## HW3_FPMUL_754SP
module HW3_FPMUL_754SP(Clk, Rst, St, FPmplier, FPmcand, Done, Ovf, Unf, FPproduct);
Size: about 100 I/O pins, about 22000 sq um of cells after synthesis.
==> flow/config.mk <==
export PLATFORM = sky130hd
export DESIGN_NAME = HW3_FPMUL_754SP
export DESIGN_NICKNAME = HW3_FPMUL_754SP
export VERILOG_FILES = /design/flow/design.v
export SDC_FILE = /design/flow/constraint.sdc
export NUM_CORES = 4
export LEC_CHECK = 0
export CAP_MARGIN = 20
export CORE_MARGIN = 2
export CORE_UTILIZATION = 72
export CTS_CLUSTER_SIZE = 62
export PLACE_DENSITY_LB_ADDON = 0.2
export SLEW_MARGIN = 20
==> flow/constraint.sdc <==
create_clock -name core_clock -period 8.6 [get_ports {Clk}]
set_input_delay 1.7200 -clock core_clock [delete_from_list [all_inputs] [get_ports {Clk}]]
set_output_delay 1.7200 -clock core_clock [all_outputs]
set_load 0.01 [all_outputs]
run.sh (not shown) runs the stock make flow with config.mk's settings and CLKGATE_MAP_FILE=.
The first run finished but fails on setup timing.
Then changed:
--- a/flow/config.mk
+++ b/flow/config.mk
@@ -8,0 +9 @@
+export CORE_ASPECT_RATIO = 0.94
@@ -10,3 +11,5 @@
-export CORE_UTILIZATION = 72
-export CTS_CLUSTER_SIZE = 62
-export PLACE_DENSITY_LB_ADDON = 0.2
+export CORE_UTILIZATION = 40
+export CTS_CLUSTER_DIAMETER = 292
+export CTS_CLUSTER_SIZE = 47
+export PLACE_DENSITY_LB_ADDON = 0.0
+export SETUP_SLACK_MARGIN = -0.26
After rerunning:
- The changed run finished with setup timing left
- core utilization falls by 42 points
- global-route usage falls by 23 points
- cell area falls by about 1.4%
- routed wire length falls by 23%
- die size rises by about 80%

* * *

HW3_FPMUL_754SP again, from the RTL that the note above started with.
==> flow/config.mk <==
export PLATFORM = sky130hd
export DESIGN_NAME = HW3_FPMUL_754SP
export DESIGN_NICKNAME = HW3_FPMUL_754SP
export VERILOG_FILES = /design/flow/design.v
export SDC_FILE = /design/flow/constraint.sdc
export NUM_CORES = 4
export LEC_CHECK = 0
export ABC_AREA = 0
export CAP_MARGIN = 20
export CORE_MARGIN = 2
export CORE_UTILIZATION = 72
export CTS_CLUSTER_DIAMETER = 237
export CTS_CLUSTER_SIZE = 38
export PLACE_DENSITY_LB_ADDON = 0.2
export SETUP_SLACK_MARGIN = 2.3
export SLEW_MARGIN = 20
==> flow/constraint.sdc <==
create_clock -name core_clock -period 8.6 [get_ports {Clk}]
set_input_delay 1.7200 -clock core_clock [delete_from_list [all_inputs] [get_ports {Clk}]]
set_output_delay 1.7200 -clock core_clock [all_outputs]
set_load 0.01 [all_outputs]
The first run stopped in global routing.
Rerun with:
- ABC_AREA: 0 -> unset
- CTS_CLUSTER_DIAMETER: 237 -> unset
- CTS_CLUSTER_SIZE: 38 -> unset
- SETUP_SLACK_MARGIN: 2.3 -> -0.09
- clock period: 8.6 -> 8.46 ns (I/O delays scaled with it)
Result: The new run completed, yet does not pass: negative setup slack; area after synthesis is unchanged; die size does not change; synthesized cell count does not change.

* * *

HW3_FPMUL_754SP again, from the RTL that the note above started with.
Settings: LEC_CHECK=0, ABC_AREA=0, CAP_MARGIN=20, CORE_MARGIN=2, CORE_UTILIZATION=64, CTS_CLUSTER_DIAMETER=96, GPL_ROUTABILITY_DRIVEN=0, GPL_TIMING_DRIVEN=0, PLACE_DENSITY_LB_ADDON=0.23, SLEW_MARGIN=20, TNS_END_PERCENT=30; clock period 4.75 ns.
The baseline ran to the end with violations: negative setup slack.
Change:
ABC_AREA = not set   (was 0)
CORE_UTILIZATION = 40   (was 64)
CTS_CLUSTER_DIAMETER = not set   (was 96)
GPL_ROUTABILITY_DRIVEN = not set   (was 0)
GPL_TIMING_DRIVEN = not set   (was 0)
PLACE_DENSITY_LB_ADDON = not set   (was 0.23)
TNS_END_PERCENT = not set   (was 30)
clock period = 8.6 ns   (was 4.75 ns; I/O delays follow)
=> The changed run completed without violations. Final cell count climbs by 10%. Design area falls by 1.6%. Worst setup slack is better by 3400 ps. Global-route usage goes down by 22 points.
Change:
CORE_ASPECT_RATIO = 0.86   (was not set)
CTS_CLUSTER_DIAMETER = 292   (was not set)
CTS_CLUSTER_SIZE = 47   (was not set)
PLACE_DENSITY_LB_ADDON = 0.0   (was not set)
SETUP_SLACK_MARGIN = -0.31   (was not set)
After rerunning: The changed run completed, yet does not pass: negative setup slack. Final cell count goes up by 1.0%. Cell area drops by 1.9%. Sequential share of layout area is higher by 0.15 points. Worst setup slack degrades by 270 ps. Critical path depth rises by 2. Hold slack barely changes.
Change:
CORE_ASPECT_RATIO = not set   (was 0.86)
CTS_CLUSTER_DIAMETER = not set   (was 292)
CTS_CLUSTER_SIZE = not set   (was 47)
PLACE_DENSITY_LB_ADDON = not set   (was 0.0)
SETUP_SLACK_MARGIN = not set   (was -0.31)
clock period = 8.51 ns   (was 8.6 ns; I/O delays follow)
Outcome: The new run finished clean. First-iteration DRC count climbs by 23%. Worst setup slack is better by 260 ps. Cell count drops by 0.58%. Register-to-register slack is better by 110 ps. Die size stays flat. Final area climbs by 2.6%. Synthesized area does not change.
Change:
CORE_ASPECT_RATIO = 1.97   (was not set)
CTS_CLUSTER_DIAMETER = 292   (was not set)
CTS_CLUSTER_SIZE = 47   (was not set)
clock period = 8.6 ns   (was 8.51 ns; I/O delays follow)
Effect: Synthesized cell count does not change. Clock-buffer cell count is unchanged. Final cell count came out lower slightly. Via count came out higher by a few percent. Wire length came out higher by roughly a tenth. Critical path depth came out higher by 2. Worst setup slack is worse by 17 ps. Area after synthesis does not change.

* * *

Setup of P:
Starting RTL as in the previous note.
make LEC_CHECK=0 ABC_AREA=1 CAP_MARGIN=20 CORE_ASPECT_RATIO=0.94 CORE_MARGIN=2 CORE_UTILIZATION=72 CTS_CLUSTER_DIAMETER=373 CTS_CLUSTER_SIZE=98 PLACE_DENSITY=0.4 SLEW_MARGIN=20 finish   # period 9.23 ns
The following lists how Q was set up differently from P:
--- a/flow/config.mk
+++ b/flow/config.mk
@@ -8,9 +8,8 @@
 export ABC_AREA = 1
 export CAP_MARGIN = 20
-export CORE_ASPECT_RATIO = 0.94
 export CORE_MARGIN = 2
 export CORE_UTILIZATION = 72
-export CTS_CLUSTER_DIAMETER = 373
-export CTS_CLUSTER_SIZE = 98
-export PLACE_DENSITY = 0.4
+export CTS_CLUSTER_DIAMETER = 235
+export CTS_CLUSTER_SIZE = 85
+export PLACE_DENSITY_LB_ADDON = 0.2
 export SLEW_MARGIN = 20
==> flow/constraint.sdc <==
create_clock -name core_clock -period 8.4 [get_ports {Clk}]
set_input_delay 1.6800 -clock core_clock [delete_from_list [all_inputs] [get_ports {Clk}]]
set_output_delay 1.6800 -clock core_clock [all_outputs]
set_load 0.01 [all_outputs]
Notes after the runs:
Q vs. P: final worst slack now smaller; post-layout utilization of the core now larger. Going from P to Q, final routed wirelength across all metal layers picked up an extra about 4.5%. Run comparison: Q beginning of the critical path FPmcand[3]; P beginning of the critical path FPmcand[12]. Q and P ended up with nearly the same die area. Non-clock buffer contribution to total cell area, Q and P: higher on Q.
For R, these inputs were changed with respect to Q:
--- a/flow/config.mk
+++ b/flow/config.mk
@@ -9,7 +9,5 @@
 export CAP_MARGIN = 20
 export CORE_MARGIN = 2
-export CORE_UTILIZATION = 72
-export CTS_CLUSTER_DIAMETER = 235
-export CTS_CLUSTER_SIZE = 85
-export PLACE_DENSITY_LB_ADDON = 0.2
+export CORE_UTILIZATION = 40
+export CTS_CLUSTER_DIAMETER = 170
 export SLEW_MARGIN = 20
==> flow/constraint.sdc <==
create_clock -name core_clock -period 8.6 [get_ports {Clk}]
set_input_delay 1.7200 -clock core_clock [delete_from_list [all_inputs] [get_ports {Clk}]]
set_output_delay 1.7200 -clock core_clock [all_outputs]
set_load 0.01 [all_outputs]
Findings:
Summary of R over Q: final standard cell utilization of the core lost 36 points, placement row count picked up an extra 22.
R does better than Q on register-to-register setup slack.
R vs Q: worst hold slack across all endpoints up in R
Die area (R / Q): 1.8
Diff Q -> R | met3 track demand over resource | decrease of 11 points
[R vs Q] number of antenna violations at the first check in global routing: lower in R
Final wirelength: R vs Q down about 7%
Compared with Q, R shows non-clock buffer share of cell area lower by 1.3 points.
The inputs of S differ from those of R as listed below.
--- a/flow/config.mk
+++ b/flow/config.mk
@@ -6,8 +6,11 @@
 export NUM_CORES = 4
 export LEC_CHECK = 0
-export ABC_AREA = 1
 export CAP_MARGIN = 20
+export CORE_ASPECT_RATIO = 0.88
 export CORE_MARGIN = 2
 export CORE_UTILIZATION = 40
-export CTS_CLUSTER_DIAMETER = 170
+export CTS_CLUSTER_DIAMETER = 292
+export CTS_CLUSTER_SIZE = 47
+export PLACE_DENSITY_LB_ADDON = 0.0
+export SETUP_SLACK_MARGIN = -0.31
 export SLEW_MARGIN = 20
Per the comparison of S with R, synthesis-to-layout area growth rose by 9.3 points; data required time at the worst endpoint stayed essentially flat.
Compared with R, S shows post-synthesis average cell area higher by 20%.
Sort R and S by global routing usage on met2 asc -> top: R
Of R and S, only S fails to finish with a clean layout.
The higher number of cell instances on the worst register-to-register path of R and S is in S.
Summary of the comparison: time the final worst path needs with I/O delays and setup is higher in S, relative to R.
Comparing R and S, the higher xor and xnor fraction of the mapped netlist area is on S.
Of the two values seen for critical path's slowest cell, fa_1 was produced by S and clkdlybuf4s50_1 by R.

* * *

Starting RTL as in the previous note.
clock: 12.4 ns
lec_check: 0
abc_area: 0
cap_margin: 0
cell_pad_in_sites_detail_placement: 0
core_aspect_ratio: 1.49
core_margin: 10
core_utilization: 69
cts_cluster_diameter: 201
cts_cluster_size: 98
max_routing_layer: met5
place_density: 0.41
setup_slack_margin: -1.12
slew_margin: 15
tns_end_percent: 20
Change:
- CORE_ASPECT_RATIO: 1.49 -> unset
- CORE_MARGIN: 10 -> 2
- CORE_UTILIZATION: 69 -> 72
- CTS_CLUSTER_DIAMETER: 201 -> 285
- CTS_CLUSTER_SIZE: 98 -> 58
- PLACE_DENSITY: 0.41 -> 0.72
- SETUP_SLACK_MARGIN: -1.12 -> 1.48
- TNS_END_PERCENT: 20 -> 5
- clock period: 12.4 -> 5.62 ns (I/O delays scaled with it)
After rerunning:
- The changed run stopped in global routing (5_1_grt) (GRT-0116)
- area after synthesis stays the same
- die area goes down by about a fifth
- synthesized cell count stays the same
Change:
- ABC_AREA: 0 -> unset
- CAP_MARGIN: 0 -> 20
- CELL_PAD_IN_SITES_DETAIL_PLACEMENT: 0 -> unset
- CTS_CLUSTER_DIAMETER: 285 -> unset
- CTS_CLUSTER_SIZE: 58 -> 41
- MAX_ROUTING_LAYER: met5 -> unset
- PLACE_DENSITY: 0.72 -> 0.71
- SETUP_SLACK_MARGIN: 1.48 -> -0.74
- SLEW_MARGIN: 15 -> 20
- clock period: 5.62 -> 8.5 ns (I/O delays scaled with it)
With this change the flow completed, yet does not pass: setup timing. Die size stays the same. Area after synthesis does not change. Synthesized cell count stays the same.

* * *

Starting RTL as in the previous note.
clock: 8.26 ns
lec_check: 0
abc_area: 1
cap_margin: 0
cell_pad_in_sites_detail_placement: 0
core_margin: 2
core_utilization: 72
cts_cluster_diameter: 285
cts_cluster_size: 21
max_routing_layer: met5
place_density_lb_addon: 0.09
slew_margin: 15
tns_end_percent: 95
The baseline finished with timing, DRC and antenna clean.
Edit:
CORE_UTILIZATION = 69   (was 72)
CTS_CLUSTER_SIZE = 58   (was 21)
TNS_END_PERCENT = 20   (was 95)
clock period = 12.4 ns   (was 8.26 ns; I/O delays follow)
The new run went through all stages and came out clean.
Worst setup slack is better by 2.2 ns.
Wire length fell by about 7%.
Via count fell by about 6%.
Count of clock-buffer cells in the layout stays the same.
Register-to-register slack is better by 4.5 ns.
Design area fell by 6.3%.
Final cell count fell by 3.3%.
Edit:
ABC_AREA = 0   (was 1)
CELL_PAD_IN_SITES_DETAIL_PLACEMENT = 2   (was 0)
CELL_PAD_IN_SITES_GLOBAL_PLACEMENT = 2   (was not set)
CORE_ASPECT_RATIO = 1.01   (was not set)
CORE_UTILIZATION = 53   (was 69)
CTS_CLUSTER_SIZE = 21   (was 58)
GPL_ROUTABILITY_DRIVEN = 1   (was not set)
GPL_TIMING_DRIVEN = 0   (was not set)
MAX_ROUTING_LAYER = met4   (was met5)
MIN_ROUTING_LAYER = met2   (was not set)
SETUP_SLACK_MARGIN = 1.77   (was not set)
SLEW_MARGIN = 0   (was 15)
After rerunning: Now the flow failed in detailed placement (DPL-0033); synthesized area came out lower by 7.1%; die area rises by 21%; synthesized cell count goes down by 23%.
Edit:
CELL_PAD_IN_SITES_DETAIL_PLACEMENT = 0   (was 2)
CELL_PAD_IN_SITES_GLOBAL_PLACEMENT = not set   (was 2)
CORE_ASPECT_RATIO = 1.49   (was 1.01)
CORE_MARGIN = 7   (was 2)
CORE_UTILIZATION = 69   (was 53)
CTS_CLUSTER_DIAMETER = 201   (was 285)
CTS_CLUSTER_SIZE = 98   (was 21)
GPL_ROUTABILITY_DRIVEN = not set   (was 1)
GPL_TIMING_DRIVEN = not set   (was 0)
HOLD_SLACK_MARGIN = 0.3   (was not set)
MAX_ROUTING_LAYER = met5   (was met4)
MIN_ROUTING_LAYER = not set   (was met2)
PLACE_DENSITY_LB_ADDON = 0.07   (was 0.09)
SETUP_SLACK_MARGIN = 0.21   (was 1.77)
SLEW_MARGIN = 15   (was 0)
With this change the flow passed the timing, design-rule and antenna checks.
Area after synthesis is unchanged.
Synthesized cell count does not change.
Die area shrinks by 14%.
Edit:
CORE_ASPECT_RATIO = not set   (was 1.49)
CORE_MARGIN = 2   (was 7)
CORE_UTILIZATION = 72   (was 69)
CTS_CLUSTER_DIAMETER = 285   (was 201)
CTS_CLUSTER_SIZE = 34   (was 98)
HOLD_SLACK_MARGIN = not set   (was 0.3)
PLACE_DENSITY_LB_ADDON = not set   (was 0.07)
SETUP_SLACK_MARGIN = 1.1   (was 0.21)
clock period = 8.4 ns   (was 12.4 ns; I/O delays follow)
Effect:
- Now the flow never finished: it broke off in global routing (GRT-0116)
- die size fell by 14%
- area after synthesis does not change
- synthesized cell count is unchanged

* * *

HW3_FPMUL_754SP again, from the RTL that the note above started with.
Settings: LEC_CHECK=0, CAP_MARGIN=20, CORE_MARGIN=2, CORE_UTILIZATION=72, CTS_CLUSTER_SIZE=10, PLACE_DENSITY=0.42, SLEW_MARGIN=20, TNS_END_PERCENT=10; clock period 7.45 ns.
The starting point did not get past global routing (5_1_grt).
Edit:
--- a/flow/config.mk
+++ b/flow/config.mk
@@ -10,3 +10 @@
-export CORE_UTILIZATION = 72
-export CTS_CLUSTER_SIZE = 10
-export PLACE_DENSITY = 0.42
+export CORE_UTILIZATION = 69
@@ -14 +11,0 @@
-export TNS_END_PERCENT = 10
==> flow/constraint.sdc (replaced) <==
create_clock -name core_clock -period 8.51 [get_ports {Clk}]
set_input_delay 1.7020 -clock core_clock [delete_from_list [all_inputs] [get_ports {Clk}]]
set_output_delay 1.7020 -clock core_clock [all_outputs]
set_load 0.01 [all_outputs]
With this change the flow completed, yet does not pass: setup timing; synthesized cell count is unchanged; area after synthesis is unchanged; die size rose by a few percent.
Edit:
--- a/flow/config.mk
+++ b/flow/config.mk
@@ -7,0 +8 @@
+export ABC_AREA = 1
@@ -10 +11,2 @@
-export CORE_UTILIZATION = 69
+export CORE_UTILIZATION = 40
+export CTS_CLUSTER_DIAMETER = 96
@@ -11,0 +14 @@
+export TNS_END_PERCENT = 30
==> flow/constraint.sdc (replaced) <==
create_clock -name core_clock -period 8.6 [get_ports {Clk}]
set_input_delay 1.7200 -clock core_clock [delete_from_list [all_inputs] [get_ports {Clk}]]
set_output_delay 1.7200 -clock core_clock [all_outputs]
set_load 0.01 [all_outputs]
Outcome: The new run completed without violations. Worst setup slack improved by 0.60 ns. Critical path depth does not change. Synthesized area is higher by 7.6%.
Edit:
--- a/flow/config.mk
+++ b/flow/config.mk
@@ -9,0 +10,3 @@
+export CELL_PAD_IN_SITES_DETAIL_PLACEMENT = 0
+export CELL_PAD_IN_SITES_GLOBAL_PLACEMENT = 2
+export CORE_ASPECT_RATIO = 1.12
@@ -11,4 +14,8 @@
-export CORE_UTILIZATION = 40
-export CTS_CLUSTER_DIAMETER = 96
-export SLEW_MARGIN = 20
-export TNS_END_PERCENT = 30
+export CORE_UTILIZATION = 58
+export CTS_CLUSTER_DIAMETER = 170
+export GPL_ROUTABILITY_DRIVEN = 0
+export GPL_TIMING_DRIVEN = 0
+export HOLD_SLACK_MARGIN = 0.04
+export MIN_ROUTING_LAYER = met2
+export PLACE_DENSITY = 0.59
+export SLEW_MARGIN = 5
Outcome: This time the run did not get past global placement without I/O (3_1_place_gp_skip_io); die size is lower by 31%; synthesized area stays the same; synthesized cell count stays the same.
Edit:
==> flow/config.mk (replaced) <==
export PLATFORM = sky130hd
export DESIGN_NAME = HW3_FPMUL_754SP
export DESIGN_NICKNAME = HW3_FPMUL_754SP
export VERILOG_FILES = /design/flow/design.v
export SDC_FILE = /design/flow/constraint.sdc
export NUM_CORES = 4
export LEC_CHECK = 0
export CAP_MARGIN = 20
export CORE_ASPECT_RATIO = 0.85
export CORE_MARGIN = 2
export CORE_UTILIZATION = 40
export CTS_CLUSTER_DIAMETER = 292
export CTS_CLUSTER_SIZE = 47
export PLACE_DENSITY_LB_ADDON = 0.0
export SETUP_SLACK_MARGIN = -0.31
export SLEW_MARGIN = 20
What happened: This time the run ran to the end with violations: setup timing; synthesized cell count shrinks by 23%; die area went up by 34%; synthesized area is lower by 7.1%.
Edit:
--- a/flow/config.mk
+++ b/flow/config.mk
@@ -7,0 +8 @@
+export ABC_AREA = 1
@@ -9 +10,2 @@
-export CORE_ASPECT_RATIO = 0.85
+export CELL_PAD_IN_SITES_DETAIL_PLACEMENT = 1
+export CORE_ASPECT_RATIO = 0.99
@@ -12,5 +14,3 @@
-export CTS_CLUSTER_DIAMETER = 292
-export CTS_CLUSTER_SIZE = 47
-export PLACE_DENSITY_LB_ADDON = 0.0
-export SETUP_SLACK_MARGIN = -0.31
-export SLEW_MARGIN = 20
+export CTS_CLUSTER_DIAMETER = 170
+export HOLD_SLACK_MARGIN = 0.04
+export SLEW_MARGIN = 5
With this change the flow went through all stages and came out clean. Sequential share of layout area hardly moves. Die area goes up by 7.5%. Design area goes down by 0.45%.
